`flow/run.sh`:
```
#!/bin/bash
# the make line also repeats each setting of config.mk as NAME=value (left out here)
make -C /OpenROAD-flow-scripts/flow DESIGN_CONFIG=/design/flow/config.mk WORK_HOME=/design/flow/orfs CLKGATE_MAP_FILE= finish
```
`flow/config.mk`:
```
export PLATFORM = sky130hd
export DESIGN_NAME = cpu
export DESIGN_NICKNAME = cpu
export VERILOG_FILES = /design/flow/design.v
export SDC_FILE = /design/flow/constraint.sdc
export NUM_CORES = 4
export LEC_CHECK = 0
export CAP_MARGIN = 20
export CORE_ASPECT_RATIO = 0.73
export CORE_MARGIN = 2
export CORE_UTILIZATION = 61
export HOLD_SLACK_MARGIN = 0.29
export SETUP_SLACK_MARGIN = 1.25
export SLEW_MARGIN = 20
```
`flow/constraint.sdc`:
```
create_clock -name core_clock -period 6.38 [get_ports {clock}]
set_input_delay 1.2760 -clock core_clock [delete_from_list [all_inputs] [get_ports {clock}]]
set_output_delay 1.2760 -clock core_clock [all_outputs]
set_load 0.01 [all_outputs]
```
`flow/design.v`:
```
module flopr(clock, reset, d, q);
    parameter WIDTH = 8;
    input clock; 
    input reset;
    input [WIDTH-1:0] d; 
    output reg [WIDTH-1:0] q;   
    always @(posedge clock, posedge reset)
        if (reset)
            q <= 0;
        else 
            q <= d;
endmodule
module adder(a, b, sum);
    input [31:0] a;
    input [31:0] b;
    output [31:0] sum;
    assign sum = a + b;
endmodule
module mux2(d0, d1, s, y);
    parameter WIDTH = 8;
    input [WIDTH-1:0] d0; 
    input [WIDTH-1:0] d1;
    input s;
    output [WIDTH-1:0] y;
    assign y = s ? d1 : d0;
endmodule
module mux3(d0, d1, d2, s, y);
    parameter WIDTH = 8;
    input [WIDTH-1:0] d0; 
    input [WIDTH-1:0] d1;
    input [WIDTH-1:0] d2;
    input [1:0] s;
    output [WIDTH-1:0] y;
    assign y = s[1] ? d2 : (s[0] ? d1 : d0);
endmodule
module mux8(d0, d1, d2, d3, d4, d5, d6, d7, s, y);
    parameter WIDTH = 8;
    input [WIDTH-1:0] d0;
    input [WIDTH-1:0] d1;
    input [WIDTH-1:0] d2;
    input [WIDTH-1:0] d3;
    input [WIDTH-1:0] d4;
    input [WIDTH-1:0] d5;
    input [WIDTH-1:0] d6;
    input [WIDTH-1:0] d7;
    input [2:0] s;
    output reg [WIDTH-1:0] y;
    always @*
        begin
            case(s)
                3'b000: y = d0;
                3'b001: y = d1;
                3'b010: y = d2;
                3'b011: y = d3;
                3'b100: y = d4;
                3'b101: y = d5;
                3'b110: y = d6;
                3'b111: y = d7;
                default: y = d0;
            endcase
        end
endmodule
module regfile(clock, write_enable, address_read_1, address_read_2, address_write, write_data, read_data_1, read_data_2);
    input clock;
    input write_enable;
    input [4:0] address_read_1;
    input [4:0] address_read_2;
    input [4:0] address_write;
    input [31:0] write_data;
    output [31:0] read_data_1;
    output [31:0] read_data_2;
    reg [31:0] registers[31:0];
    always @(posedge clock)
        begin
            if (write_enable) 
                registers[address_write] <= write_data;
        end
    assign read_data_1 = (address_read_1 != 0) ? registers[address_read_1] : 0;  
    assign read_data_2 = (address_read_2 != 0) ? registers[address_read_2] : 0;  
endmodule
module generate_immediate(instruction, immediate);
    input [31:0] instruction;
    output reg [31:0] immediate;
    always @*
        begin
            case(instruction[6:0])
                7'b0000011,                                                                                                      
                7'b0010011,                                                                                                      
                7'b1100111: immediate = {{20{instruction[31]}}, instruction[31:20]};                                             
                7'b0100011: immediate = {{20{instruction[31]}}, instruction[31:25], instruction[11:7]};                          
                7'b1100011: immediate = {{20{instruction[31]}}, instruction[7], instruction[30:25],  instruction[11:8], 1'b0};   
                7'b1101111: immediate = {{12{instruction[31]}}, instruction[19:12], instruction[20], instruction[30:21], 1'b0};  
                7'b0110111,                                                                                                      
                7'b0010111: immediate = {instruction[31:12], 12'b0};                                                             
                default: immediate = 32'bx;  
            endcase
        end
endmodule
module alu(src_A, src_B, ALU_control, ALU_result, zero);
    input [31:0] src_A;
    input [31:0] src_B;
    input [3:0] ALU_control;
    output reg [31:0] ALU_result;
    output zero;
    always @*
        case(ALU_control)
            4'b0000: ALU_result <= src_A + src_B;  
            4'b0001: ALU_result <= src_A - src_B;  
            4'b0010: ALU_result <= src_A & src_B;  
            4'b0011: ALU_result <= src_A | src_B;  
            4'b0100: ALU_result <= src_A ^ src_B;  
            4'b0101: ALU_result <= ($signed(src_A) < $signed(src_B)) ? 1 : 0;  
            4'b0110: ALU_result <= ($unsigned(src_A) < $unsigned(src_B)) ? 1 : 0;  
            4'b0111: ALU_result <= $signed(src_A) >>> src_B[4:0];  
            4'b1000: ALU_result <= $signed(src_A) >> src_B[4:0];  
            4'b1001: ALU_result <= $signed(src_A) << src_B[4:0];  
            default: ALU_result <= 32'd0;  
        endcase
    assign zero = (ALU_result == 0) ? 1 : 0;  
endmodule
module select_read(funct3, read_data_in, read_data_out);
    input [2:0] funct3;
    input [31:0] read_data_in;
    output reg [31:0] read_data_out;
    always @*
        begin
            case(funct3)
                3'b000: read_data_out = {{24{read_data_in[7]}}, read_data_in[7:0]};      
                3'b001: read_data_out = {{16{read_data_in[15]}}, read_data_in[15:0]};    
                3'b010: read_data_out = read_data_in;                                    
                3'b100: read_data_out = {24'b0, read_data_in[7:0]};                      
                3'b101: read_data_out = {16'b0, read_data_in[15:0]};                     
                default: read_data_out = 32'bx;  
            endcase
        end
endmodule
module main_decoder(opcode, funct3, reg_write, ALU_select, memory_control, result_select, branch, ALU_op, jump);
    input [6:0] opcode;
    input [2:0] funct3;
    output reg_write;
    output ALU_select;
    output [3:0] memory_control;
    output [2:0] result_select;
    output branch;
    output [1:0] ALU_op;
    output jump;
    reg [12:0] controls;
    assign {reg_write, ALU_select, memory_control, result_select, branch, ALU_op, jump} = controls;   
    always @*
        case(opcode)      
            7'b0000011:                                          
                case(funct3)
                    3'b000: controls = 13'b1_1_0010_001_0_00_0;      
                    3'b001: controls = 13'b1_1_0100_001_0_00_0;      
                    3'b010: controls = 13'b1_1_0000_001_0_00_0;      
                    3'b100: controls = 13'b1_1_1010_001_0_00_0;      
                    3'b101: controls = 13'b1_1_1100_001_0_00_0;      
                    default: controls = 13'bx_x_x_xxxx_xxx_xx_x;     
                endcase
            7'b0100011:
                case(funct3)
                    3'b000: controls = 13'b0_1_0011_000_0_00_0;      
                    3'b001: controls = 13'b0_1_0101_000_0_00_0;      
                    3'b010: controls = 13'b0_1_0001_000_0_00_0;      
                    default: controls = 13'bx_x_x_xxxx_xxx_xx_x;     
                endcase
            7'b0110011: controls = 13'b1_0_0000_000_0_10_0;          
            7'b0010111: controls = 13'b1_0_0000_100_0_00_0;          
            7'b0110111: controls = 13'b1_0_0000_011_0_00_0;          
            7'b1100011: controls = 13'b0_0_0000_000_1_01_0;          
            7'b0010011: controls = 13'b1_1_0000_000_0_10_0;          
            7'b1100111: controls = 13'b1_1_0000_010_0_00_1;          
            7'b1101111: controls = 13'b1_0_0000_010_0_00_1;          
            default:    controls = 13'bx_x_xxxx_xxx_x_xx_x;          
        endcase
endmodule
module alu_decoder(opcode_b5, funct3, funct7b5, ALU_op, ALU_control);
    input opcode_b5;
    input [2:0] funct3;
    input funct7b5;
    input [1:0] ALU_op;
    output reg [3:0] ALU_control;
    wire R_type_subtract;
    wire shift_arithemetic;
    assign R_type_subtract = funct7b5 & opcode_b5;  
    assign shift_arithemetic = funct7b5;  
    always @*
        case(ALU_op)
            2'b00: ALU_control = 3'b000;  
            2'b01:
                case(funct3)
                    3'b000: ALU_control = 4'b0001;  
                    3'b001: ALU_control = 4'b0001;  
                    3'b100: ALU_control = 4'b0101;  
                    3'b101: ALU_control = 4'b0101;  
                    3'b110: ALU_control = 4'b0110;  
                    3'b111: ALU_control = 4'b0110;  
                    default: ALU_control = 4'bxxxx;  
                endcase
            default:
                case(funct3)  
                    3'b000: 
                        begin
                            if (R_type_subtract)
                                ALU_control = 3'b001;  
                            else
                                ALU_control = 3'b000;  
                        end
                    3'b001: ALU_control = 4'b1001;  
                    3'b010: ALU_control = 4'b0101;  
                    3'b011: ALU_control = 4'b0110;  
                    3'b100: ALU_control = 4'b0100;  
                    3'b101:
                        begin
                            if(shift_arithemetic)
                                ALU_control = 4'b0111;  
                            else
                                ALU_control = 4'b1000;  
                        end
                    3'b110: ALU_control = 4'b0011;  
                    3'b111: ALU_control = 4'b0010;  
                    default: ALU_control = 4'bxxxx;  
                endcase
        endcase
endmodule
module controller(opcode, funct3, funct7b5, zero, result_select, memory_control, PC_select, ALU_select, reg_write, jump, ALU_control);
    input [6:0] opcode;
    input [2:0] funct3;  
    input funct7b5;
    input zero;
    output [2:0] result_select;
    output [3:0] memory_control;
    output reg [1:0] PC_select;
    output ALU_select;
    output reg_write;
    output jump;
    output [3:0] ALU_control;
    wire [1:0] ALU_op;
    wire branch;
    main_decoder main_decoder
    (
        opcode,              
        funct3,              
        reg_write,           
        ALU_select,          
        memory_control,      
        result_select,       
        branch,              
        ALU_op,              
        jump                 
    );
    alu_decoder alu_decoder
    (
        opcode[5],       
        funct3,          
        funct7b5,        
        ALU_op,          
        ALU_control      
    );
    always @*
        if(jump)
            case(opcode[3])
                1'b0: PC_select = 2'b10;             
                1'b1: PC_select = 2'b01;             
                default: PC_select = 2'b01;
            endcase
        else
            case(funct3)
                3'b000: PC_select = branch & zero;    
                3'b001: PC_select = branch & ~zero;   
                3'b100: PC_select = branch & ~zero;   
                3'b101: PC_select = branch & zero;    
                3'b110: PC_select = branch & ~zero;   
                3'b111: PC_select = branch & zero;    
                default: PC_select = 2'b00;
            endcase           
endmodule
module datapath(clock, reset, result_select, PC_select, ALU_select, reg_write, ALU_control, instruction, read_data, zero, PC, ALU_result, write_data);
    input clock;
    input reset;
    input [2:0] result_select;
    input [1:0] PC_select;
    input ALU_select;
    input reg_write;
    input [3:0] ALU_control;
    input [31:0] instruction;
    input [31:0] read_data;
    output zero;
    output [31:0] PC;
    output [31:0] ALU_result;
    output [31:0] write_data;
    wire [31:0] PC_next;
    wire [31:0] PC_plus4;
    wire [31:0] PC_target;
    wire [31:0] immediate;
    wire [31:0] src_A;
    wire [31:0] src_B;
    wire [31:0] read_data_out;
    wire [31:0] result;
    flopr #(32) pc_reg(clock, reset, PC_next, PC);
    adder pc_add4(PC, 32'd4, PC_plus4);
    adder pc_addbranch(PC, immediate, PC_target);
    mux3 #(32) pc_mux(PC_plus4, PC_target, ALU_result, PC_select, PC_next);
    regfile regfile(clock, reg_write, instruction[19:15], instruction[24:20], instruction[11:7], result, src_A, write_data);
    generate_immediate generate_immediate(instruction, immediate);
    mux2 #(32) src_B_mux(write_data, immediate, ALU_select, src_B);
    alu alu(src_A, src_B, ALU_control, ALU_result, zero);
    select_read select_read(instruction[14:12], read_data, read_data_out);
    mux8 #(32) result_mux(ALU_result, read_data_out, PC_plus4, immediate, PC_target, 32'hxxxxxxxx, 32'hxxxxxxxx, 32'hxxxxxxxx, result_select, result);
endmodule
module cpu(clock, reset, instruction, read_data, memory_control, PC, ALU_result, write_data);
    input clock;
    input reset;
    input [31:0] instruction;
    input [31:0] read_data;
    output [3:0] memory_control;
    output [31:0] PC;
    output [31:0] ALU_result;
    output [31:0] write_data;
    wire [1:0] PC_select;
    wire ALU_select; 
    wire reg_write;
    wire jump;
    wire zero;
    wire [2:0] result_select;
    wire [3:0] ALU_control;
    controller controller
    (
        instruction[6:0],        
        instruction[14:12],      
        instruction[30],         
        zero,                    
        result_select,           
        memory_control,          
        PC_select,               
        ALU_select,              
        reg_write,               
        jump,                    
        ALU_control              
    );
    datapath datapath
    (
        clock,                   
        reset,                   
        result_select,           
        PC_select,               
        ALU_select,              
        reg_write,               
        ALU_control,             
        instruction,             
        read_data,               
        zero,                    
        PC,                      
        ALU_result,              
        write_data               
    );
endmodule
```
==> results.txt, run 1 <==
Here are the numbers from the latest Yosys + OpenROAD run.

The flow did not finish. The stage where the run came to a stop is 5_1_grt. The first error in the log reads "[ERROR GRT-0116] Global routing finished with congestion. Check the congestion regions in the DRC Viewer".

The post-synthesis cell count is 4575. The number of unique standard cell types used by synthesis came out at 119. The total grt overflow came out at 1819. The top-level I/O count came out at 166.

Averaged over all synthesized cells, the footprint is 13.8 sq um. The standard cell core area is 102000 sq um. The yosys synthesis chip area is 62900 sq um.

The number of buffers between clock root and the deepest sink came out at 3. The chip occupies 106000 sq um. The async set-or-reset flop fraction in the synthesized netlist came out at 3.03%.

The count of input and output buffers came out at 165. The netlist area before placement is 62900 sq um. The top cell type by area accounts for 48.9% of the synthesized area.

The sequential element share of the synthesized area is 50.1%. The register bit total from synthesis is 1056. The number of synthesis warnings is 9. The HPWL reported at the end of detailed placement came out at 210000 um. The site row count came out at 100. The worst slack after detailed placement is -3.41 ns. After clock tree synthesis, the flow added hold-fix buffers numbering 0. Per the post-synthesis report, the nets total 4776. The aoi/oai-family share of the synthesized area came out at 11.9%. The commonest register cell is sky130_fd_sc_hd__edfxtp_1. The share of the core filled by cells before placement came out at 61.6%.

The main area contributors are sky130_fd_sc_hd__edfxtp_1 (49%), sky130_fd_sc_hd__mux4_2 (19%), sky130_fd_sc_hd__mux2i_1 (2.8%). The number of sinks handled by clock tree synthesis is 1056. Looking at the gate-level netlist, the highest instance count belongs to sky130_fd_sc_hd__edfxtp_1. The cell total in the yosys stat output is 4575.

Per the CTS log, the root buffer master is sky130_fd_sc_hd__clkbuf_16. Counting flops with a built-in enable in the synthesized netlist gives 1024. The aggregate global-route resource usage came out at 83.0%. The XOR/XNOR share of the synthesized area is 0.919%. The post-synthesis simple-gate area fraction is 7.74%. Ranked by instance count, the synthesized netlist is headed by sky130_fd_sc_hd__edfxtp_1 (1024), sky130_fd_sc_hd__mux4_2 (534), sky130_fd_sc_hd__nor2_1 (303). Per the synthesis report, the adder-cell share of the synthesized area is 2.72%. The number of levels the H-tree was split into came out at 3.

Grouping non-sequential cells by family puts the most area in multiplexers. The number of buffers created by CTS is 97. In this run the horizontal extent of the chip is 380 um. The last weighted congestion value of the routability-driven placer is 1.11. Per the synthesis report, the dominant area consumer among library cells is sky130_fd_sc_hd__edfxtp_1. The proportion of synthesized area in mux cells came out at 23.0%. The floorplan step set the die height to 278 um.
## metal layers
metal,GRT overflow,track usage [%]
met5,11,46.9
met4,534,77.4
met3,108,70.4
met2,1081,97.1
met1,85,84.8
## repair_timing
action                     in CTS
setup endpoints to repair    1119
gates cloned                   25
pin swaps                     179
setup buffers                 228
resized                       703
## through the flow
step	util, %	cell area (sq um)	total power [mW]	TNS (ns)	cells
4_1_cts	82.3	84000	22.8	-143.97	7419
3_5_place_dp	73.9	75500	15.6	-1049.36	6985
3_3_place_gp	73.9	75500	15.4	-928.82	6985
2_1_floorplan	-	63500	11.6	-505.43	4575
==> inputs of run 2 (changes only) <==
CORE_ASPECT_RATIO = unset   (was 0.73)
CORE_UTILIZATION = 60   (was 61)
HOLD_SLACK_MARGIN = 0.3   (was 0.29)
SETUP_SLACK_MARGIN = 1.48   (was 1.25)
TNS_END_PERCENT = 40   (was unset)
clock period = 6.61 ns   (was 6.38 ns; I/O delays follow)
==> results.txt, run 2 <==
Here are the numbers from the latest Yosys + OpenROAD run.

Of the combinational cells, the family taking the most area is multiplexers. The H-tree was split into 3 levels. The HPWL reported at the end of detailed placement is 196000 um.

The last weighted congestion value of the routability-driven placer came out at 1.08. The flow halted during 5_1_grt. The register bit total from synthesis came out at 1056.

For reference, the post-synthesis area per instance comes to 13.8 sq um. The top-level I/O count is 166. The netlist area before placement is 62900 sq um. When the netlist entered floorplanning its net count stood at 4776. The number of synthesis warnings is 9. The post-cts hold buffer count came out at 0. For reference, the top cells by area after synthesis are sky130_fd_sc_hd__edfxtp_1 (49%), sky130_fd_sc_hd__mux4_2 (19%), sky130_fd_sc_hd__mux2i_1 (2.8%). The initialized floorplan defines 118 standard-cell rows. The biggest area consumer among synthesized cells is sky130_fd_sc_hd__edfxtp_1. In the post-synthesis netlist, the cell with the most instances is sky130_fd_sc_hd__edfxtp_1. In this run, distinct cell masters in the synthesized netlist total 119. The CTS log lists the clock sinks for this run as 1056. Port buffering added 165 buffers. CTS added clock buffers totalling 101. The area fraction of the dominant cell type after synthesis is 48.9%. At the placement stage, the worst setup path has a slack of -2.61 ns. The number of synthesized flops with an enable pin is 1024. The post-synthesis simple-gate area fraction is 7.74%. The number of buffers between clock root and the deepest sink is 3. Yosys reports that the most numerous cell types are sky130_fd_sc_hd__edfxtp_1 (1024), sky130_fd_sc_hd__mux4_2 (534), sky130_fd_sc_hd__nor2_1 (303). For reference, full adder, half adder and majority cells occupy 2.72% of the area reported after synthesis.

In this run the clock root is driven by a sky130_fd_sc_hd__clkbuf_16. The cell area after placement came out at 75400 sq um. The post-synthesis cell count came out at 4575. The async set-or-reset flop fraction in the synthesized netlist is 3.03%. The share of the core filled by cells before placement is 60.6%. The flow did not finish. The sequential element share of the synthesized area came out at 50.1%. The height of the die came out at 328 um. The proportion of synthesized area in mux cells is 23.0%. The XOR/XNOR share of the synthesized area came out at 0.919%. In the synthesis report, Yosys lists the chip area as 62900 sq um. Measured along the x axis, the die boundary spans 328 um. The standard cell core area is 104000 sq um. For this design, Yosys synthesis ends with a cell count of 4575. The overall die area is 107000 sq um. The aoi/oai-family share of the synthesized area came out at 11.9%. The most used flip-flop cell is sky130_fd_sc_hd__edfxtp_1.
run 2: stage by stage:
stage | instances | hold slack (ns)
after floorplan | 4575 | 0.638
after CTS | 7272 | 0.693
after detailed placement | 6955 | 0.675
after global placement | 6955 | 0.667
run 2: timing repair:
action | 4_1_cts
endpoints found under the setup margin | 1119
pin swaps | 140
gates resized | 584
cloned | 22
setup buffers | 109
==> inputs of run 3 (changes only) <==
ABC_AREA = 1   (was unset)
CORE_UTILIZATION = 65   (was 60)
CTS_CLUSTER_DIAMETER = 356   (was unset)
CTS_CLUSTER_SIZE = 98   (was unset)
HOLD_SLACK_MARGIN = unset   (was 0.3)
PLACE_DENSITY = 0.4   (was unset)
SETUP_SLACK_MARGIN = 1.74   (was 1.48)
TNS_END_PERCENT = 5   (was 40)
clock period = 6.26 ns   (was 6.61 ns; I/O delays follow)
==> results.txt, run 3 <==
Here are the numbers from the latest Yosys + OpenROAD run.

In this run, synthesis inferred 1024 flip-flops with an integrated enable. The synthesis report gives the async set-or-reset register share as 3.03%. The yosys synthesis chip area is 64700 sq um.

Summed over all instances, the cell type with the most area after synthesis is sky130_fd_sc_hd__edfxtp_1. Counting every net in the synthesized netlist gives 7992. The netlist area before placement is 64700 sq um. Counting instances in the post-synthesis netlist gives the leading cell types as sky130_fd_sc_hd__nor2_1 (1241), sky130_fd_sc_hd__nand2_1 (1209), sky130_fd_sc_hd__o21ai_0 (1046). For reference, the placement row count at floorplan is 115. Per the OpenROAD floorplan log, the area of the die is 102000 sq um.

The total grt overflow is 406. The proportion of synthesized area in mux cells is 0.294%. The cell total in the yosys stat output is 7791. The number of sinks handled by clock tree synthesis is 1056. Synthesis instantiated 69 different standard cells from the library. The post-cts hold buffer count is 0. The number of buffers created by CTS came out at 14. The post-placement cell area is 76600 sq um. Yosys attributes the largest share of cell area to sky130_fd_sc_hd__edfxtp_1 (48%), sky130_fd_sc_hd__o21ai_0 (8.1%), sky130_fd_sc_hd__nor2_1 (7.2%). The number of buffers between clock root and the deepest sink is 3.

Of the combinational cells, the family taking the most area is simple AND/OR/NAND/NOR gates. CTS built an H-tree with a depth of 1. The most used flip-flop cell after synthesis is sky130_fd_sc_hd__edfxtp_1. Looking at the gate-level netlist, the highest instance count belongs to sky130_fd_sc_hd__nor2_1. The average cell area after synthesis is 8.30 sq um. The number of synthesis warnings is 9. The post-synthesis cell count is 7791. The share of synthesized area in the top cell type comes to 47.5%. The top-level I/O count is 166.

The standard cell core area came out at 98600 sq um. Global routing consumed, over all layers together, 86.7% of the routing resources. The post-synthesis share of cell area spent on full adders, half adders and majority gates came out at 2.65%. The aoi/oai-family share of the synthesized area came out at 17.9%.

Of the synthesized area, sequential elements account for 48.8%. Routability-driven placement finished with a final weighted congestion of 1.10. The post-synthesis simple-gate area fraction came out at 23.1%. Per the post-place timing report, worst setup slack is -1.47 ns. The wire-length estimate of the detail-placed layout is 210000 um. The die is 319 um tall. CTS placed an instance of sky130_fd_sc_hd__clkbuf_16 at the clock tree root. The register bit total from synthesis is 1056. The first error in the log reads "[ERROR GRT-0232] Routing congestion too high. Check the congestion heatmap in the GUI". The count of input and output buffers is 165. The flow did not finish.

The share of the core filled by cells before placement came out at 65.6%. The XOR/XNOR share of the synthesized area is 0.772%. The last flow stage reached is 5_1_grt. The die width came out at 319 um.
## run 3: per-stage QoR
stage | instances | utilization (%) | total power, mW | hold slack (ns) | setup TNS (ns)
4_1_cts | 10013 | 81.9 | 18.6 | 0.684 | -14.18
3_3_place_gp | 9879 | 77.7 | 15.8 | 0.644 | -243.35
2_1_floorplan | 7791 | - | 12.0 | 0.597 | 0
3_5_place_dp | 9881 | 77.7 | 15.9 | 0.644 | -295.15
## run 3: repair_timing
item | 4_1_cts
endpoints found under the setup margin | 1121
pin swaps | 150
gates resized | 650
buffers inserted | 86
gates cloned | 30
## run 3: per-layer routing
layer  GRT overflow  track usage, %
met4            121            84.5
met3             55            78.3
met5             16            65.1
met2            171            96.5
met1             43            86.6
==> inputs of run 4 (changes only) <==
ABC_AREA = 0   (was 1)
CAP_MARGIN = 35   (was 20)
CELL_PAD_IN_SITES_DETAIL_PLACEMENT = 1   (was unset)
CELL_PAD_IN_SITES_GLOBAL_PLACEMENT = 1   (was unset)
CORE_ASPECT_RATIO = 1.41   (was unset)
CORE_UTILIZATION = 45   (was 65)
CTS_CLUSTER_DIAMETER = unset   (was 356)
CTS_CLUSTER_SIZE = 29   (was 98)
GPL_TIMING_DRIVEN = 1   (was unset)
MAX_ROUTING_LAYER = met4   (was unset)
PLACE_DENSITY = unset   (was 0.4)
PLACE_DENSITY_LB_ADDON = 0.28   (was unset)
SETUP_SLACK_MARGIN = unset   (was 1.74)
SLEW_MARGIN = 15   (was 20)
TNS_END_PERCENT = 15   (was 5)
clock period = 6.09 ns   (was 6.26 ns; I/O delays follow)
==> results.txt, run 4 <==
Here are the numbers from the latest Yosys + OpenROAD run.

The setup-violating endpoint count in the final report came out at 800. In the synthesized netlist, the cells that appear most often are sky130_fd_sc_hd__edfxtp_1 (1024), sky130_fd_sc_hd__mux4_2 (534), sky130_fd_sc_hd__nor2_1 (303). The largest vdd supply drop came out at 0.199 mV.

The leakage power came out at 31.2 nW. The number of unique standard cell types used by synthesis came out at 119. The number of antenna-violating nets in the routed design is 0. Setup repair after global routing could not meet its margin everywhere.

Per the layout report, the design carries 13119 filler cells. The routed length per instance is 43.6 um. The number of buffers created by CTS came out at 97. By startpoint and endpoint, the worst setup path is classified as input pin to register.

Counting the warning lines in the Yosys log gives 9. The floorplan step set the die width to 319 um. The count of input and output buffers is 165. The number of synthesized flops with an enable pin is 1024. The data arrival at the endpoint of the critical path came out at 8.83 ns.

The hold violation total from the final report is 0. The first-pass GRT wire length came out at 432000 um. The proportion of synthesized area in mux cells came out at 23.0%. The tool warning count came out at 98. The number of antenna violations at the first check in global routing came to 14.

The number of cell instances on the worst register-to-register path came out at 26. The number of remaining DRC errors came out at 0. The biggest area consumer among synthesized cells is sky130_fd_sc_hd__edfxtp_1. The switching share of power came out at 34.7%.

The standard cell core area is 138000 sq um. The site row count is 162. The clock skew after layout came out at 0.0414 ns.

The post-route fraction of the period consumed by the critical path came out at 135%. The register bit total from synthesis is 1056. The critical path runs through a total of 30 cells. The launch point of the worst min-delay path is recorded as datapath.pc_reg.q[0]$_DFFE_PP0P_. Summed over the clock group, the power is 6.42 mW. The proportion of power drawn by flip-flops and latches is 35.4%. STA classifies the critical path startpoint as an input pin.

The netlist area before placement is 62900 sq um. The flow ran to the end, but the layout failed its checks. The HPWL reported at the end of detailed placement is 204000 um. The max-cap violation count is 0.

The power drawn by the combinational cells is 9.34 mW. TritonCTS built the clock tree. The biggest power consumer among the groups is combinational cells. Yosys attributes the largest share of cell area to sky130_fd_sc_hd__edfxtp_1 (49%), sky130_fd_sc_hd__mux4_2 (19%), sky130_fd_sc_hd__mux2i_1 (2.8%).

The detailed-router iteration count before antenna repair is 8. The average cell area after synthesis is 13.8 sq um. Detailed-route iteration 0 reported a violation count of 8220. The async set-or-reset flop fraction in the synthesized netlist came out at 3.03%. The cell total in the yosys stat output is 4575.

TritonCTS reports the number of clock sinks as 1056. The family of cells with the greatest summed delay on the critical path is simple AND/OR/NAND/NOR gates. The endpoint of the worst hold-timing path is datapath.pc_reg.q[0]$_DFFE_PP0P_. The aoi/oai-family share of the synthesized area came out at 11.9%.

The total grt overflow came out at 0. The post-detailed-route via-to-cell ratio came out at 7.37. Counting every net in the synthesized netlist gives 4776. The yosys synthesis chip area came out at 62900 sq um.

The top-level I/O count came out at 166. Looking at the cell usage after synthesis, the top flip-flop cell is sky130_fd_sc_hd__edfxtp_1. Once routing completed, OpenROAD measured the worst setup slack at -2.12 ns.

The capture point of the worst reg-to-reg path is datapath.pc_reg.q[29]$_DFF_PP0_. The power after layout is 24.4 mW. The last weighted congestion value of the routability-driven placer came out at 1.07. The height of the die came out at 448 um.

The share of power burned in combinational logic came out at 38.3%. The post-synthesis share of cell area spent on full adders, half adders and majority gates is 2.72%. The number of global-route vias before repair is 56996. The XOR/XNOR share of the synthesized area came out at 0.919%. For the worst setup path, the data required time is 6.71 ns. The post-synthesis simple-gate area fraction came out at 7.74%. Entering global routing, the biggest net connects 78 pins. The net total in the final layout is 6123. The headroom to the max-slew limit came out at 22.1%.

The number of buffers between clock root and the deepest sink is 3. Synthesis produced 4575 cells. Clock-pin slew was measured on the worst setup and hold paths at 0.07 ns. The total detailed-routing wirelength came out at 341000 um. After layout, the minimum clock period comes to 8.21 ns. The share of the core filled by cells before placement came out at 45.4%. The transition time at the pin with the least slew margin is 1.17 ns.

The number of buffer and inverter instances along the worst setup path came out at 6. The root cell of the clock tree is sky130_fd_sc_hd__clkbuf_16. The power consumed by sequential cells came out at 8.62 mW. In this run the register-to-register setup slack is -1.66 ns. The largest fanout of any net on the critical path came out at 7. For this run, the top clock speed supported by timing is 122 MHz.

According to the timing report, the critical path is launched from instruction[20]. The aggregate global-route resource usage came out at 44.2%. The utilization after layout came out at 61.4%. According to the timing report, the critical path is captured at datapath.pc_reg.q[29]$_DFF_PP0_. The main kind of combinational logic by area is multiplexers. Among all cell types in the netlist, the one instantiated most often is sky130_fd_sc_hd__edfxtp_1. The startpoint identified for the worst register-to-register timing path is datapath.regfile.registers[16][7]$_DFFE_PP_. In the power breakdown, the internal column shows 15.9 mW. The insertion delay at the late pin of the worst-skew pair is 0.75 ns. The reasons given for failing layout checks are negative setup slack. The clock network power share came out at 26.3%. The slowest stage of the critical path belongs to the cell sky130_fd_sc_hd__mux4_2.

On the worst path, the slowest cell contributes a delay of 0.57 ns. The nature of the critical path endpoint is a register. The area fraction of the dominant cell type after synthesis is 48.9%. The number of vias in the routed layout came out at 57623. The instance count along the most critical hold path is 1. The overall die area is 143000 sq um.

After synthesis, flip-flops and latches occupy 50.1% of the total area. The power per standard cell area is 287 nW/um^2. The area overhead of the layout relative to synthesis came out at 35.2%. Counting pins that exceed their max-slew limit in the final report gives 0. The most critical min-delay path falls under register to register. The switching power came out at 8.47 mW. The clock tree synthesis step divided the H-tree into 3 levels.
[run 4: final cells by class]
cell class	count	area, sq um	area share [%]
flip-flops and latches	1056	31600	37.1
clock buffers	116	2540	2.99
inverters	132	509	0.599
multi-input cells	3037	32400	38.0
diodes	15	37.5	0.0441
clock inverters	60	576	0.677
repair buffers	1598	15200	17.9
well taps	1804	2260	2.65
[run 4: per-layer routing]
metal  track usage, %  vias to the layer above  share of wire, %  routed length [um]
met5                -                        -                 0                   0
met4             40.4                        0                12               41500
met2             69.5                     5486                45              154000
met1             46.3                    28437                30              101000
li1                 -                    21389                 -                   -
met3             10.7                     2311                13               43900
[run 4: what timing repair did]
action | 4_1_cts | 5_1_grt
buffers inserted | 71 | 157
pin swaps | 88 | 231
hold buffers | 0 | 0
resized | 321 | 521
endpoints found under the setup margin | 928 | 844
gates cloned | 15 | 17
[run 4: per-stage QoR]
step	cell area, sq um	instances	hold WS, ns	setup WS, ns	TNS, ns
2_1_floorplan	63500	4575	0.638	-2.07	-737.73
3_3_place_gp	76100	7392	0.626	-3.24	-1224.57
3_5_place_dp	76200	7397	0.647	-3.32	-1329.38
4_1_cts	81400	7654	0.661	-1.63	-230.56
5_1_grt	85000	7816	0.707	-2.06	-449.45
6_report	85000	7818	0.690	-2.12	-437.78
==> inputs of run 5 (changes only) <==
ABC_AREA = unset   (was 0)
CAP_MARGIN = 20   (was 35)
CELL_PAD_IN_SITES_DETAIL_PLACEMENT = unset   (was 1)
CELL_PAD_IN_SITES_GLOBAL_PLACEMENT = unset   (was 1)
CORE_ASPECT_RATIO = unset   (was 1.41)
CORE_UTILIZATION = 57   (was 45)
CTS_CLUSTER_SIZE = 50   (was 29)
GPL_TIMING_DRIVEN = unset   (was 1)
HOLD_SLACK_MARGIN = 0.28   (was unset)
MAX_ROUTING_LAYER = unset   (was met4)
PLACE_DENSITY_LB_ADDON = 0.05   (was 0.28)
SETUP_SLACK_MARGIN = 1.8   (was unset)
SLEW_MARGIN = 20   (was 15)
TNS_END_PERCENT = unset   (was 15)
clock period = 6.34 ns   (was 6.09 ns; I/O delays follow)
==> results.txt, run 5 <==
Here are the numbers from the latest Yosys + OpenROAD run.

The site row count came out at 121. In this run the tool buffered the top-level ports with 165 buffer cells. The number of synthesized flops with an enable pin is 1024. The required time of the critical path came out at 5.07 ns.

After the first detailed-routing iteration, the DRC count stood at 11155. The horizontal die dimension reported for this design is 336 um. The instance count along the most critical hold path is 1.

The last weighted congestion value of the routability-driven placer is 1.07. The report counts max-capacitance violations totalling 1. The number of cells on the worst reg-to-reg path is 31. The clock net in this run drives a total of 1056 sinks. The number of buffers between clock root and the deepest sink came out at 3. The cell area after placement is 75200 sq um. The number of global-route vias before repair came to 55805.

The aoi/oai-family share of the synthesized area is 11.9%. Summing the areas of all fa, ha and maj instances in the mapped netlist gives 2.72% of the synthesized area. The share of power burned in combinational logic is 37.1%. The clock distribution power is 6.19 mW.

The register-to-register setup slack came out at -1.23 ns. Among all cell types in the netlist, the one instantiated most often is sky130_fd_sc_hd__edfxtp_1. For this run, design rule violations remaining after detail routing come to 0. The run finished, with violations left. The worst setup path is captured at an output port.

Measured along the y axis, the die boundary spans 336 um. The first-pass GRT wire length came out at 412000 um. Per the timing report, the most critical flop-to-flop path originates at datapath.regfile.registers[4][1]$_DFFE_PP_. The biggest area consumer among synthesized cells is sky130_fd_sc_hd__edfxtp_1. On the final layout, the worst clock skew is 0.0832 ns. The setup-violating endpoint count in the final report is 644. Setup repair after global routing could not meet its margin everywhere. The commonest cells after synthesis are sky130_fd_sc_hd__edfxtp_1 (1024), sky130_fd_sc_hd__mux4_2 (534), sky130_fd_sc_hd__nor2_1 (303). The number of buffers created by CTS came out at 104. The hold violation total from the final report came out at 0. The number of unique standard cell types used by synthesis is 119. The net total in the final layout came out at 6118. For hold timing, the worst endpoint is datapath.pc_reg.q[0]$_DFFE_PP0P_. The cell total in the yosys stat output came out at 4575.

Before CTS, the worst setup slack after placement is -2.89 ns. The clock-pin slew on the worst setup and hold paths is 0.06 ns. The post-route minimum period is 8.62 ns. The cell-internal power came out at 15.1 mW.

The aggregate global-route resource usage is 52.4%. The proportion of power drawn by flip-flops and latches came out at 36.0%. The combinational gate area came out at 32200 sq um.

Looking at the reg2reg group, the worst path ends at datapath.pc_reg.q[1]$_DFFE_PP0P_. The critical path depth in cells came out at 30. The worst setup margin came out at -2.28 ns. Fill cells in the final layout number 6155. The post-synthesis cell count came out at 4575.

The area overhead of the layout relative to synthesis came out at 33.8%. The register bit total from synthesis came out at 1056. CTS placed an instance of sky130_fd_sc_hd__clkbuf_16 at the clock tree root. Max fanout on the critical path was recorded as 9. The HPWL reported at the end of detailed placement is 183000 um. After detailed routing, the number of vias per cell comes to 7.84.

The proportion of synthesized area in mux cells came out at 23.0%. The cell with the largest stage delay on the worst path is sky130_fd_sc_hd__mux2i_1. For reference, the top cells by area after synthesis are sky130_fd_sc_hd__edfxtp_1 (49%), sky130_fd_sc_hd__mux4_2 (19%), sky130_fd_sc_hd__mux2i_1 (2.8%).

The detail route stage leaves a number of antenna-violating nets equal to 0. The largest incremental delay on the critical path is 0.69 ns. The biggest power consumer among the groups is combinational cells. The highest clock rate this design can be run at is 116 MHz. The final standard cell area without fillers came out at 84200 sq um. TritonCTS built the clock tree. The switching share of power came out at 34.3%. The total detailed-routing wirelength came out at 316000 um.

The data arrival at the endpoint of the critical path came out at 7.35 ns. The startpoint of the tightest hold check path is datapath.pc_reg.q[0]$_DFFE_PP0P_. The worst setup path category is input pin to output port. The worst path uses 136% of the clock period. The headroom to the max-slew limit is -9.39%. The number of synthesis warnings is 9. Sequential cells consume a total of 8.29 mW. Yosys reports that the leading cell type by area covers 48.9% of the netlist area.

The flip-flop and latch area came out at 31600 sq um. Among the non-sequential cells, multiplexers take the most area. In this run the worst setup path terminates at ALU_result[28]. The routed length per instance is 42.2 um. The total grt overflow is 0. The checks that failed: max-capacitance violations, max-slew violations, negative setup slack. met1 track demand over resource after global routing is 60.4%. The sequential element share of the synthesized area is 50.1%.

The peak-usage layer in the global routing report is met2. The global routing report lists met2 layer usage as 76.5%. Per STA, the startpoint of the critical path is instruction[15].

For this run, the detailed router's first-pass iteration total came to 13. Of all flip-flops after synthesis, the portion carrying an async set or reset was 3.03%. The leakage power came out at 31.0 nW. The XOR/XNOR share of the synthesized area is 0.919%. The post-cts hold buffer count came out at 0. The tool warning count is 100. The power per standard cell area is 273 nW/um^2. The clock network power share came out at 26.9%.

The number of vias in the routed layout came out at 58690. STA classifies the critical path startpoint as an input pin. The switching power is 7.89 mW. The number of max-slew violations in the final report came out at 14.

The top-level I/O count came out at 166. The standard cell core area came out at 109000 sq um. The power drawn by the combinational cells came out at 8.52 mW. The utilization after layout is 77.1%.

The post-synthesis simple-gate area fraction came out at 7.74%. Grouping stages by cell kind, the critical path spends the most delay in AND-OR/OR-AND gates. The number of levels the H-tree was split into is 3. The met3 track demand over resource came out at 21.8%.

The largest vdd supply drop came out at 0.429 mV. Post-synth the commonest register cell is sky130_fd_sc_hd__edfxtp_1. The synthesized net count came out at 4776. The netlist area before placement came out at 62900 sq um. The maximum number of pins on one net before global-route repair is 51. The overall die area is 113000 sq um. The number of antenna violations at the first check in global routing came out at 20.

The classification of the worst-slack hold path is register to register. Per the skew report, the later register of the worst-skew pair sees a clock latency of 0.77 ns. The transition time at the pin with the least slew margin is 1.64 ns. The average cell area after synthesis came out at 13.8 sq um.

The number of buffer and inverter instances along the worst setup path came out at 12. For this configuration, the core starts out at a cell density of 57.6%. Post-synthesis, Yosys gives the total cell area as 62900 sq um.
-- run 5: final cells by class --
cell class	instances	share of cell area, %
diodes	15	0.0446
clock buffers	124	3.18
clock inverters	61	0.577
inverters	132	0.615
multi-input cells	3037	38.2
flip-flops and latches	1056	37.5
well taps	1476	2.19
repair buffers	1586	17.7
-- run 5: per-stage QoR --
step	power (mW)	hold slack, ns	TNS, ns	instances
2_1_floorplan	11.7	0.638	-535.38	4575
3_3_place_gp	15.4	0.718	-948.61	7037
3_5_place_dp	15.4	0.707	-950.24	7037
4_1_cts	21.8	0.723	-103.53	7347
5_1_grt	23.3	0.792	-444.85	7476
6_report	23.0	0.756	-484.92	7487
-- run 5: what timing repair did --
action,in CTS,in global routing
buffers inserted,104,116
endpoints found under the setup margin,1124,1123
cloned,21,7
resized,477,342
pin swaps,134,132
-- run 5: metal layers --
metal  up-vias  wire [um]
met5         -        429
met2      7026     131000
li1      21399          -
met1     27662      91800
met4        21      37700
met3      2582      55100
==> inputs of run 6 (changes only) <==
ABC_AREA = 0   (was unset)
CAP_MARGIN = 0   (was 20)
CORE_UTILIZATION = 72   (was 57)
CTS_CLUSTER_SIZE = unset   (was 50)
HOLD_SLACK_MARGIN = unset   (was 0.28)
PLACE_DENSITY = 0.67   (was unset)
PLACE_DENSITY_LB_ADDON = unset   (was 0.05)
SETUP_SLACK_MARGIN = 2.22   (was 1.8)
clock period = 7.66 ns   (was 6.34 ns; I/O delays follow)
==> results.txt, run 6 <==
Here are the numbers from the latest Yosys + OpenROAD run.

The site row count is 108. The core region is 86600 sq um. The register bit total from synthesis is 1056. By area the synthesized netlist is led by sky130_fd_sc_hd__edfxtp_1 (49%), sky130_fd_sc_hd__mux4_2 (19%), sky130_fd_sc_hd__mux2i_1 (2.8%).

The number of levels the H-tree was split into came out at 3. The floorplan report gives the top-level pin count as 166. The flow did not finish. The first error in the log reads "[ERROR GRT-0116] Global routing finished with congestion. Check the congestion regions in the DRC Viewer". The number of nets in the synthesized netlist is 4776.

The aoi/oai-family share of the synthesized area is 11.9%. Per the synthesis report, the dominant area consumer among library cells is sky130_fd_sc_hd__edfxtp_1. The number of different library cells used by synthesis comes to 119.

Per the synthesis report, the XOR/XNOR share of the synthesized area is 0.919%. The sequential element share of the synthesized area came out at 50.1%. The aggregate global-route resource usage is 104%. The average cell area after synthesis came out at 13.8 sq um. The most common cell in the synthesized netlist is sky130_fd_sc_hd__edfxtp_1. The last weighted congestion value of the routability-driven placer is 1.13. The most used flip-flop cell is sky130_fd_sc_hd__edfxtp_1.

The number of buffers created by CTS came out at 106. The proportion of synthesized area in mux cells came out at 23.0%. The number of sinks handled by clock tree synthesis came out at 1056. The count of input and output buffers is 165. The main kind of combinational logic by area is multiplexers. The number of cells reported by Yosys stat comes to 4575. After Yosys synthesis, and, or, nand and nor cells account for 7.74% of the synthesized area. At the floorplan stage, the core utilization is reported as 72.6%. The number of buffers between clock root and the deepest sink is 3. The synthesized netlist occupies a cell area of 62900 sq um. The number of synthesis warnings came out at 9.

The area fraction of the dominant cell type after synthesis is 48.9%. Synthesis produced 4575 cells. Timing analysis after detailed placement gives a worst setup slack of -2.04 ns. After floorplanning, the die was sized to cover 89800 sq um.

The height of the die came out at 300 um. The post-synthesis share of cell area spent on full adders, half adders and majority gates is 2.72%. The HPWL reported at the end of detailed placement is 213000 um. The number of synthesized flops with an enable pin came out at 1024.

Per the GRT congestion report, total overflow comes to 5887. The tree is rooted in a sky130_fd_sc_hd__clkbuf_16. Sorting the synthesized cells by how often they occur yields sky130_fd_sc_hd__edfxtp_1 (1024), sky130_fd_sc_hd__mux4_2 (534), sky130_fd_sc_hd__nor2_1 (303). The async set-or-reset flop fraction in the synthesized netlist came out at 3.03%. It got as far as 5_1_grt and failed there.

The yosys synthesis chip area came out at 62900 sq um. The die width came out at 300 um.
## run 6: stage by stage
stage | std cells | instance area (sq um)
floorplan | 4575 | 63800
global placement | 6577 | 73800
detailed placement | 6580 | 73900
CTS | 6904 | 81000
## run 6: layer usage
layer / overflow / GRT usage [%]
met1: 921 / 100
met3: 886 / 98.0
met5: 195 / 91.3
met2: 2649 / 113
met4: 1236 / 108
## run 6: what timing repair did
| action | 4_1_cts |
|---|---|
| endpoints found under the setup margin | 1122 |
| gates cloned | 16 |
| resized | 605 |
| buffers inserted | 112 |
| pin swaps | 141 |
| hold buffers | 0 |
==> inputs of run 7 (changes only) <==
ABC_AREA = unset   (was 0)
CAP_MARGIN = 20   (was 0)
CORE_UTILIZATION = 40   (was 72)
PLACE_DENSITY = unset   (was 0.67)
SETUP_SLACK_MARGIN = 1.45   (was 2.22)
clock period = 11.0 ns   (was 7.66 ns; I/O delays follow)
==> results.txt, run 7 <==
Here are the numbers from the latest Yosys + OpenROAD run.

The number of antenna violations at the first check in global routing is 10. In the power breakdown, the biggest contributor is sequential cells. STA classifies the critical path startpoint as an input pin. The count of input and output buffers is 165. The maximum number of pins on one net before global-route repair is 68. The insertion delay at the late pin of the worst-skew pair came out at 0.78 ns. The critical path startpoint is instruction[17]. The transition time at the pin with the least slew margin came out at 1.16 ns.

Looking at the worst setup and hold paths, the clock pins of their registers show a slew of 0.06 ns. The largest incremental delay on the critical path came out at 0.42 ns. The die width came out at 401 um. The timing-limited maximum frequency came out at 103 MHz.

Post-synth the commonest register cell is sky130_fd_sc_hd__edfxtp_1. For the combinational group, total power comes out at 3.79 mW. The floorplan has 145 rows. The sequential element share of the synthesized area is 50.1%.

The clock distribution power is 3.84 mW. The overall die area came out at 160000 sq um. The cell with the largest stage delay on the worst path is sky130_fd_sc_hd__buf_6. The synthesized net count came out at 4776. The number of antenna-violating nets in the routed design came out at 0. Yosys attributes the largest share of cell area to sky130_fd_sc_hd__edfxtp_1 (49%), sky130_fd_sc_hd__mux4_2 (19%), sky130_fd_sc_hd__mux2i_1 (2.8%). The register bit total from synthesis came out at 1056.

By area, the combinational part of the netlist is dominated by multiplexers. The design draws 12.4 mW. The pre-antenna-repair detailed-routing pass consisted of 6 iterations. The last weighted congestion value of the routability-driven placer is 1.06.

The area fraction of the dominant cell type after synthesis is 48.9%. The standard cell core area is 156000 sq um. The synthesis run shows the most used standard cells to be sky130_fd_sc_hd__edfxtp_1 (1024), sky130_fd_sc_hd__mux4_2 (534), sky130_fd_sc_hd__nor2_1 (303). The share of the core filled by cells before placement came out at 40.3%. The startpoint of the tightest hold check path is datapath.pc_reg.q[0]$_DFFE_PP0P_.

In this run the critical path is formed by buf_4, buf_12, clkinv_2, buf_6, buf_4, mux2_2, a221oi_2, nor3_1, buf_4, ha_1, buf_4, or2_2, a21o_4, nand3_1, o2bb2ai_4, a31oi_4, o31ai_2, buf_4, a21oi_2, nor3_1, a211o_1, a211o_1, buf_2. The capture point of the worst reg-to-reg path is datapath.pc_reg.q[17]$_DFF_PP0_. The run finished with no timing, DRC or antenna violations. Per the OpenROAD power report, leakage power amounts to 26.4 nW. The post-synthesis simple-gate area fraction is 7.74%.

The report gives the cell count of the worst hold path as 1. The endpoint of the worst hold-timing path is datapath.pc_reg.q[0]$_DFFE_PP0P_. The worst setup path category is input pin to output port. The max-cap violation count came out at 0. The logs give a warning total of 98. The netlist area before placement is 62900 sq um. The die is 401 um tall.

The clock network power share is 31.0%. The setup-violating endpoint count in the final report came out at 0. Per the detail_route report, vias per standard cell equal 6.82.

The async set-or-reset flop fraction in the synthesized netlist is 3.03%. Setup repair after global routing could not meet its margin everywhere. In this run the layout overhead on the synthesized area is reported as 21.4%. The number of max-slew violations in the final report came out at 0.

The total grt overflow is 0. With fillers left out, the area of the finished cells amounts to 76400 sq um. The headroom to the max-slew limit came out at 22.5%. The net total in the final layout came out at 5237. The routed length per instance is 37.4 um. The tree is rooted in a sky130_fd_sc_hd__clkbuf_16. Walking the critical path from launch to capture passes 23 cell instances. The routed design could run at a clock period as short as 9.66 ns. The number of unique standard cell types used by synthesis came out at 119.

The post-synthesis cell count is 4575. The number of remaining DRC errors came out at 0. The source of the worst register-to-register timing path is datapath.regfile.registers[15][6]$_DFFE_PP_.

The HPWL reported at the end of detailed placement came out at 179000 um. The number of cell instances on the worst register-to-register path came out at 32. Yosys instantiated no cell more often than sky130_fd_sc_hd__edfxtp_1. According to the timing report, the arrival time at the worst endpoint equals 7.46 ns. The most critical hold endpoint after final layout shows a slack of 0.656 ns. The placed instances occupy a cell area of 69300 sq um. The share of power burned in combinational logic came out at 30.6%. The post-synthesis share of cell area spent on full adders, half adders and majority gates is 2.72%. The number of synthesis warnings came out at 9. Summed over all routing layers, the global router reports a total usage of 32.7%. The most numerous cell type found on the critical path is sky130_fd_sc_hd__buf_4. The proportion of power drawn by flip-flops and latches is 38.4%.

The biggest area consumer among synthesized cells is sky130_fd_sc_hd__edfxtp_1. The largest vdd supply drop is 0.121 mV. TritonCTS created 109 clock buffers. The classification of the worst-slack hold path is register to register. The DRC marker count from the first detailed-route iteration is 7002. The number of synthesized flops with an enable pin came out at 1024. The switching share of power came out at 32.7%. The number of buffers between clock root and the deepest sink came out at 3. The required time of the critical path came out at 8.80 ns. The largest fanout of any net on the critical path came out at 24. For this block, the routed nets add up to 269000 um of wire. For this design the total switching power over the nets is 4.06 mW.

The register-to-register setup slack came out at 2.93 ns. In the final report, the number of hold violations comes to 0. The cell total in the yosys stat output is 4575. The number of sinks handled by clock tree synthesis came out at 1056. Cell internal power was estimated by the tool at 8.34 mW. The clock skew after layout came out at 0.0716 ns.

The top-level I/O count came out at 166. The H-tree generated during clock tree synthesis spans 3 levels. The first global-routing pass estimated 371000 um of wire. The aoi/oai-family share of the synthesized area came out at 11.9%. The yosys synthesis chip area is 62900 sq um.

The most critical setup path has its endpoint at ALU_result[30]. The proportion of synthesized area in mux cells is 23.0%. TritonCTS built the clock tree. The power per standard cell area is 162 nW/um^2. The number of global-route vias before repair is 47064. The number of buffer and inverter instances along the worst setup path is 9. The average cell area after synthesis came out at 13.8 sq um. The XOR/XNOR share of the synthesized area is 0.919%. The post-route fraction of the period consumed by the critical path came out at 87.8%. The number of vias in the routed layout came out at 49065. On the critical path the largest part of the delay comes from buffers and inverters. The power consumed by sequential cells came out at 4.76 mW.

The final-layout setup total negative slack came out at 0 ns. The worst setup path is captured at an output port.
run 7: routing by layer:
| layer | up-vias | part of all wire (%) | global-route usage [%] |
|---|---|---|---|
| met5 | - | 0.015 | 0 |
| met4 | 6 | 5.2 | 13.4 |
| met3 | 687 | 11 | 6.80 |
| met2 | 3479 | 45 | 51.2 |
| met1 | 25256 | 38 | 44.4 |
| li1 | 19637 | - | - |
run 7: repair_timing:
| action | CTS | global route |
|---|---|---|
| pin swaps | 66 | 52 |
| cloned | 19 | 10 |
| setup endpoints to repair | 63 | 34 |
| hold buffers | 0 | 0 |
| setup buffers | 56 | 53 |
| resized | 292 | 117 |
run 7: area by class of cell:
| type | count | area (sq um) |
|---|---|---|
| fillers | 13373 | 79800 |
| flip-flops and latches | 1056 | 31600 |
| multi-input cells | 3032 | 30900 |
| repair buffers | 705 | 7140 |
| clock buffers | 131 | 2830 |
| well taps | 2058 | 2570 |
| clock inverters | 74 | 871 |
| inverters | 132 | 503 |
| diodes | 7 | 17.5 |
run 7: stage by stage:
step / setup slack (ns) / instances / util (%)
after CTS: 1.35 / 7125 / 48.1
final: 1.34 / 7195 / 48.9
after global placement: 0.116 / 6845 / 44.4
after global routing: 1.24 / 7189 / 48.9
after floorplan: 1.41 / 4575 / -
after detailed placement: 0.112 / 6845 / 44.4
==> inputs of run 8 (changes only) <==
CORE_UTILIZATION = 60   (was 40)
CTS_CLUSTER_SIZE = 50   (was unset)
HOLD_SLACK_MARGIN = -0.09   (was unset)
SETUP_SLACK_MARGIN = -0.42   (was 1.45)
clock period = 6.34 ns   (was 11.0 ns; I/O delays follow)
==> results.txt, run 8 <==
Here are the numbers from the latest Yosys + OpenROAD run.

The number of synthesis warnings came out at 9. The number of levels the H-tree was split into came out at 3. The aoi/oai-family share of the synthesized area is 11.9%. The XOR/XNOR share of the synthesized area is 0.919%. In this run, the synthesized area fraction spent on adder and majority cells is recorded as 2.72%.

In the post-synthesis netlist, the biggest area contributors are sky130_fd_sc_hd__edfxtp_1 (49%), sky130_fd_sc_hd__mux4_2 (19%), sky130_fd_sc_hd__mux2i_1 (2.8%). The area fraction of the dominant cell type after synthesis came out at 48.9%. The yosys synthesis chip area is 62900 sq um. The number of sinks handled by clock tree synthesis came out at 1056. Note, the detailed placer reported a final HPWL of 191000 um. By count the netlist is led by sky130_fd_sc_hd__edfxtp_1 (1024), sky130_fd_sc_hd__mux4_2 (534), sky130_fd_sc_hd__nor2_1 (303). For reference, simple AND, OR, NAND and NOR cells occupy 7.74% of the area reported after synthesis. The sequential element share of the synthesized area is 50.1%.

The synthesized netlist occupies a cell area of 62900 sq um. The top cell type by instance count after synthesis is sky130_fd_sc_hd__edfxtp_1. The cell total in the yosys stat output is 4575.

The number of unique standard cell types used by synthesis came out at 119. The count of input and output buffers came out at 165. The number of buffers created by CTS came out at 105. Counting flops with an async set or reset pin after synthesis yields a share of 3.03%. The final weighted congestion recorded by global placement is 1.06. The main kind of combinational logic by area is multiplexers. The tree is rooted in a sky130_fd_sc_hd__clkbuf_16. During I/O placement, the number of pins put on the boundary was 166.

The site row count is 118. The most used flip-flop cell is sky130_fd_sc_hd__edfxtp_1. The standard cell core area is 104000 sq um. The synthesized net count came out at 4776. The cell type that accounts for the most area after synthesis is sky130_fd_sc_hd__edfxtp_1. According to the logs, the last stage reached was 5_1_grt. The die width is 328 um. Synthesis handed over a netlist of 4575 instances. The die is 328 um tall.

The number of synthesized flops with an enable pin came out at 1024. The register bit total from synthesis came out at 1056. Before placement the cells fill 60.6% of the core. The run stopped with a tool error. Counting along the longest clock path gives a buffer depth of 3. The detailed placer reported the number of placed instances as 6988. The proportion of synthesized area in mux cells came out at 23.0%.

The overall die area is 107000 sq um. The average cell area after synthesis is 13.8 sq um.
run 8: per-stage QoR:
step / setup slack (ns) / power (mW) / util (%) / hold slack, ns / area [sq um]
4_1_cts: -1.45 / 22.4 / 78.2 / 0.722 / 81200
3_3_place_gp: -2.68 / 15.5 / 73.1 / 0.700 / 75900
2_1_floorplan: -1.86 / 11.7 / - / 0.638 / 63700
3_5_place_dp: -2.88 / 15.6 / 73.1 / 0.706 / 75900
run 8: repair_timing:
item	4_1_cts
hold endpoints to repair	0
setup endpoints to repair	448
hold buffers	0
gates cloned	11
buffers inserted	39
pin swaps	65
gates resized	311
==> inputs of run 9 (changes only) <==
CTS_CLUSTER_SIZE = 58   (was 50)
HOLD_SLACK_MARGIN = unset   (was -0.09)
PLACE_DENSITY_LB_ADDON = 0.05   (was unset)
SETUP_SLACK_MARGIN = -0.56   (was -0.42)
clock period = 6.09 ns   (was 6.34 ns; I/O delays follow)
==> results.txt, run 9 <==
Here are the numbers from the latest Yosys + OpenROAD run.

The insertion delay at the late pin of the worst-skew pair came out at 0.77 ns. The capturing element of the worst setup path is datapath.pc_reg.q[17]$_DFF_PP0_. The commonest cells after synthesis are sky130_fd_sc_hd__edfxtp_1 (1024), sky130_fd_sc_hd__mux4_2 (534), sky130_fd_sc_hd__nor2_1 (303). The filler cells instantiated in the layout total 5117. The die width is 328 um.

The post-synthesis simple-gate area fraction is 7.74%. Across all stage logs, warnings added up to 103. Setup repair after global routing could not meet its margin everywhere. The synthesized net count is 4776. The required time of the critical path is 6.70 ns. Summed over all layers, the global routing overflow is 0. The async set-or-reset flop fraction in the synthesized netlist is 3.03%. The detail route stage leaves a number of antenna-violating nets equal to 0. The register bit total from synthesis is 1056. The number of unique standard cell types used by synthesis is 119. The main kind of combinational logic by area is multiplexers. The clock skew after layout came out at 0.0748 ns. In this run the power spent charging and discharging nets is 8.68 mW. The number of buffers created by CTS came out at 102. The instance count along the most critical hold path came out at 1. The average cell area after synthesis came out at 13.8 sq um.

The timing-limited maximum frequency is 122 MHz. The worst hold slack after final layout is 0.712 ns. The aggregate global-route resource usage is 58.2%.

Endpoints with negative setup slack in the final report add up to 866. The post-route fraction of the period consumed by the critical path is 135%. The DRC marker count from the first detailed-route iteration came out at 14303. The XOR/XNOR share of the synthesized area is 0.919%. The power consumed by sequential cells is 8.65 mW. The worst hold path begins at datapath.pc_reg.q[0]$_DFFE_PP0P_. The number of levels the H-tree was split into is 3. The critical path runs through a total of 30 cells. The number of global-route vias before repair came out at 57419.

The yosys synthesis chip area is 62900 sq um. The power drawn by the combinational cells is 8.98 mW. The power per standard cell area came out at 294 nW/um^2. Measured on the finished design, the core utilization comes to 81.0%. The first-pass GRT wire length came out at 436000 um. The number of buffers between clock root and the deepest sink is 3. The sequential element share of the synthesized area is 50.1%.

The violated checks flagged are max-capacitance violations, max-slew violations, negative setup slack. For reference, the top cells by area after synthesis are sky130_fd_sc_hd__edfxtp_1 (49%), sky130_fd_sc_hd__mux4_2 (19%), sky130_fd_sc_hd__mux2i_1 (2.8%). The switching share of power came out at 35.2%.

The path with the worst hold slack has its endpoint at datapath.pc_reg.q[0]$_DFFE_PP0P_. The most common cell type on the critical path is sky130_fd_sc_hd__buf_4. The hold violation total from the final report came out at 0. The number of buffer and inverter instances along the worst setup path came out at 6.

The top cell type by area accounts for 48.9% of the synthesized area. STA classifies the critical path startpoint as an input pin. The critical path is of the input pin to register type.

The height of the die is 328 um. The transition time at the pin with the least slew margin came out at 1.53 ns. The net count of the finished layout is 6055. Yosys instantiated no cell more often than sky130_fd_sc_hd__edfxtp_1. The biggest power consumer among the groups is combinational cells.

The slowest stage of the critical path is the sky130_fd_sc_hd__nor3_2 cell. The aoi/oai-family share of the synthesized area came out at 11.9%. The post-synthesis share of cell area spent on full adders, half adders and majority gates came out at 2.72%.

The total detailed-routing wirelength came out at 341000 um. The final report lists a non-filler cell total of 7353. The family of cells with the greatest summed delay on the critical path is simple AND/OR/NAND/NOR gates.

The initial utilization of the core area, before any placement, comes to 60.6%. The proportion of synthesized area in mux cells is 23.0%. Counting I/O delays and the setup requirement, the final critical path takes 8.22 ns. The flow reports that combinational logic draws 36.4% of the design power. The worst slack after detailed placement came out at -2.81 ns. For the worst setup path, the data arrival time is 8.83 ns. The cell-internal power is 16.0 mW. The tightest min-delay check is of the register to register type.

After layout, the worst setup slack is -2.13 ns. Entering global routing, the biggest net connects 85 pins. The leakage power came out at 30.9 nW. CTS saw 1056 sinks. Yosys mapped a number of flops with a built-in enable equal to 1024. The most used flip-flop cell is sky130_fd_sc_hd__edfxtp_1.

The nature of the critical path endpoint is a register. The number of antenna violations at the first check in global routing is 33. The count of input and output buffers is 165.

The largest vdd supply drop is 0.470 mV. STA lists the endpoint of the worst register-to-register path as datapath.pc_reg.q[17]$_DFF_PP0_. Of the total power, registers draw 35.1%. The final route contains 62659 vias. The root cell of the clock tree is sky130_fd_sc_hd__clkbuf_16. The biggest area consumer among synthesized cells is sky130_fd_sc_hd__edfxtp_1. The detailed-router iteration count before antenna repair is 12. The max-cap violation count came out at 1. The number of synthesis warnings is 9. Looking at the reg2reg group, the worst path starts from datapath.regfile.registers[16][4]$_DFFE_PP_.

The post-detailed-route via-to-cell ratio is 8.52. The area overhead of the layout relative to synthesis came out at 33.5%. The worst-case reg-to-reg setup slack stands at -1.71 ns. The power report attributes to the clock group a share of 28.6%. In this run, power in the clock network comes to 7.05 mW. The number of placed cells counting well taps is 6929. The top-level I/O count came out at 166.

Among all stages on the critical path, the maximum delay recorded is 0.92 ns. The clock-pin slew on the worst setup and hold paths came out at 0.07 ns. The largest fanout of any net on the critical path is 10.

The flow ran to the end, but the layout failed its checks. For reference, the final report shows the max-slew violation count at 16. The post-cts hold buffer count came out at 0. The initialized floorplan defines 118 standard-cell rows. The die covers 107000 sq um. The standard cell core area came out at 104000 sq um. The number of remaining DRC errors came out at 0. The headroom to the max-slew limit came out at -2.10%.

TritonCTS built the clock tree. The last weighted congestion value of the routability-driven placer came out at 1.12. The routed length per instance came out at 46.4 um. The cell total in the yosys stat output came out at 4575. Tracing the worst setup path back leads to its startpoint at instruction[20]. The post-synthesis cell count is 4575. The worst register-to-register path has a depth of 28. After legalization and detailed placement, the total HPWL measured 177000 um. The netlist area before placement is 62900 sq um.
-- run 9: per-layer routing --
metal | global-route usage (%) | up-vias | part of all wire (%)
met5 | 1.69 | - | 0.47
met4 | 52.8 | 48 | 14
met3 | 28.8 | 3601 | 19
met2 | 81.6 | 8723 | 39
met1 | 65.0 | 28957 | 27
li1 | - | 21330 | -
-- run 9: layout make-up --
type	instances	area (sq um)	share of cell area, %
Antenna cell	33	82.6	0.0983
Clock buffer	112	2590	3.08
Clock inverter	78	812	0.966
Inverter	132	512	0.609
Multi-Input combinational cell	3039	32300	38.5
Sequential cell	1056	31600	37.6
Tap cell	1380	1730	2.06
Timing Repair Buffer	1523	14400	17.1
-- run 9: timing repair --
action	CTS	global route
gates resized	561	208
endpoints found under the setup margin	335	318
pin swaps	143	132
setup buffers	151	71
gates cloned	24	4
-- run 9: stage by stage --
step	total power [mW]	instance area (sq um)	TNS [ns]
after floorplan	12.2	63800	-446.84
after global placement	15.9	75400	-913.28
after detailed placement	16.0	75400	-991.41
after CTS	23.2	82600	-186.15
after global routing	24.8	84000	-457.00
final	24.7	84000	-527.82
==> inputs of run 10 (changes only) <==
CORE_UTILIZATION = 64   (was 60)
CTS_CLUSTER_DIAMETER = 361   (was unset)
CTS_CLUSTER_SIZE = 98   (was 58)
PLACE_DENSITY_LB_ADDON = unset   (was 0.05)
SETUP_SLACK_MARGIN = unset   (was -0.56)
clock period = 3.34 ns   (was 6.09 ns; I/O delays follow)
==> results.txt, run 10 <==
Here are the numbers from the latest Yosys + OpenROAD run.

The cell sitting at the root of the clock tree is a sky130_fd_sc_hd__clkbuf_16. The overall die area is 101000 sq um. The placed instances occupy a cell area of 77000 sq um. The height of the die is 318 um. The share of the core area taken by cells at floorplan is 64.3%.

Yosys shows that the main logic family after synthesis is multiplexers. The HPWL reported at the end of detailed placement is 210000 um. The area fraction of the dominant cell type after synthesis is 48.9%. The synth_stat.txt file lists the number of cells as 4575.

In this run the horizontal extent of the chip is 318 um. The post-synthesis simple-gate area fraction came out at 7.74%. The number of hold buffers added after CTS was 0.

The sequential element share of the synthesized area came out at 50.1%. Per the synthesis report, the AND-OR/OR-AND share of the synthesized area is 11.9%. The site row count came out at 115. The netlist area before placement is 62900 sq um.

The flow did not finish. According to the logs, the last stage reached was 5_1_grt. The average cell area after synthesis is 13.8 sq um. The number of sinks handled by clock tree synthesis is 1056. The number of synthesized flops with an enable pin came out at 1024.

Summed over all instances, the cell type with the most area after synthesis is sky130_fd_sc_hd__edfxtp_1. In the post-synthesis netlist, the cell with the most instances is sky130_fd_sc_hd__edfxtp_1. The number of buffers between clock root and the deepest sink came out at 3.

The number of levels the H-tree was split into is 1. The number of buffers created by CTS came out at 14. The standard cell core area came out at 97800 sq um. Looking at the cell usage after synthesis, the top flip-flop cell is sky130_fd_sc_hd__edfxtp_1. After synthesis, the share of flip-flops with an asynchronous set or reset is 3.03%. The proportion of synthesized area in mux cells came out at 23.0%. Synthesis produced 4575 cells. The worst slack after detailed placement is -5.19 ns. The last weighted congestion value of the routability-driven placer came out at 1.11. The synthesis report lists the most area-consuming cells as sky130_fd_sc_hd__edfxtp_1 (49%), sky130_fd_sc_hd__mux4_2 (19%), sky130_fd_sc_hd__mux2i_1 (2.8%).

In this run, the synthesized area fraction spent on xor and xnor cells is recorded as 0.919%. Counting instances in the post-synthesis netlist gives the leading cell types as sky130_fd_sc_hd__edfxtp_1 (1024), sky130_fd_sc_hd__mux4_2 (534), sky130_fd_sc_hd__nor2_1 (303). The register bit total from synthesis is 1056. The Yosys step of the flow raised 9 warnings. The count of input and output buffers is 165. The yosys synthesis chip area is 62900 sq um. During I/O placement, the number of pins put on the boundary was 166. The post-synthesis share of cell area spent on full adders, half adders and majority gates came out at 2.72%.

The number of unique standard cell types used by synthesis came out at 119. The synthesized net count came out at 4776.
-- run 10: metrics by stage --
step           cells  hold slack [ns]  util, %
2_1_floorplan   4575            0.638        -
3_3_place_gp    6990            0.712     78.7
3_5_place_dp    6991            0.719     78.7
4_1_cts         7108            0.259     81.5
-- run 10: what timing repair did --
| action | in CTS |
|---|---|
| endpoints found under the setup margin | 1124 |
| gates resized | 343 |
| buffers inserted | 86 |
| cloned | 15 |
| pin swaps | 119 |
Power is estimated from default activity; no workload was simulated.
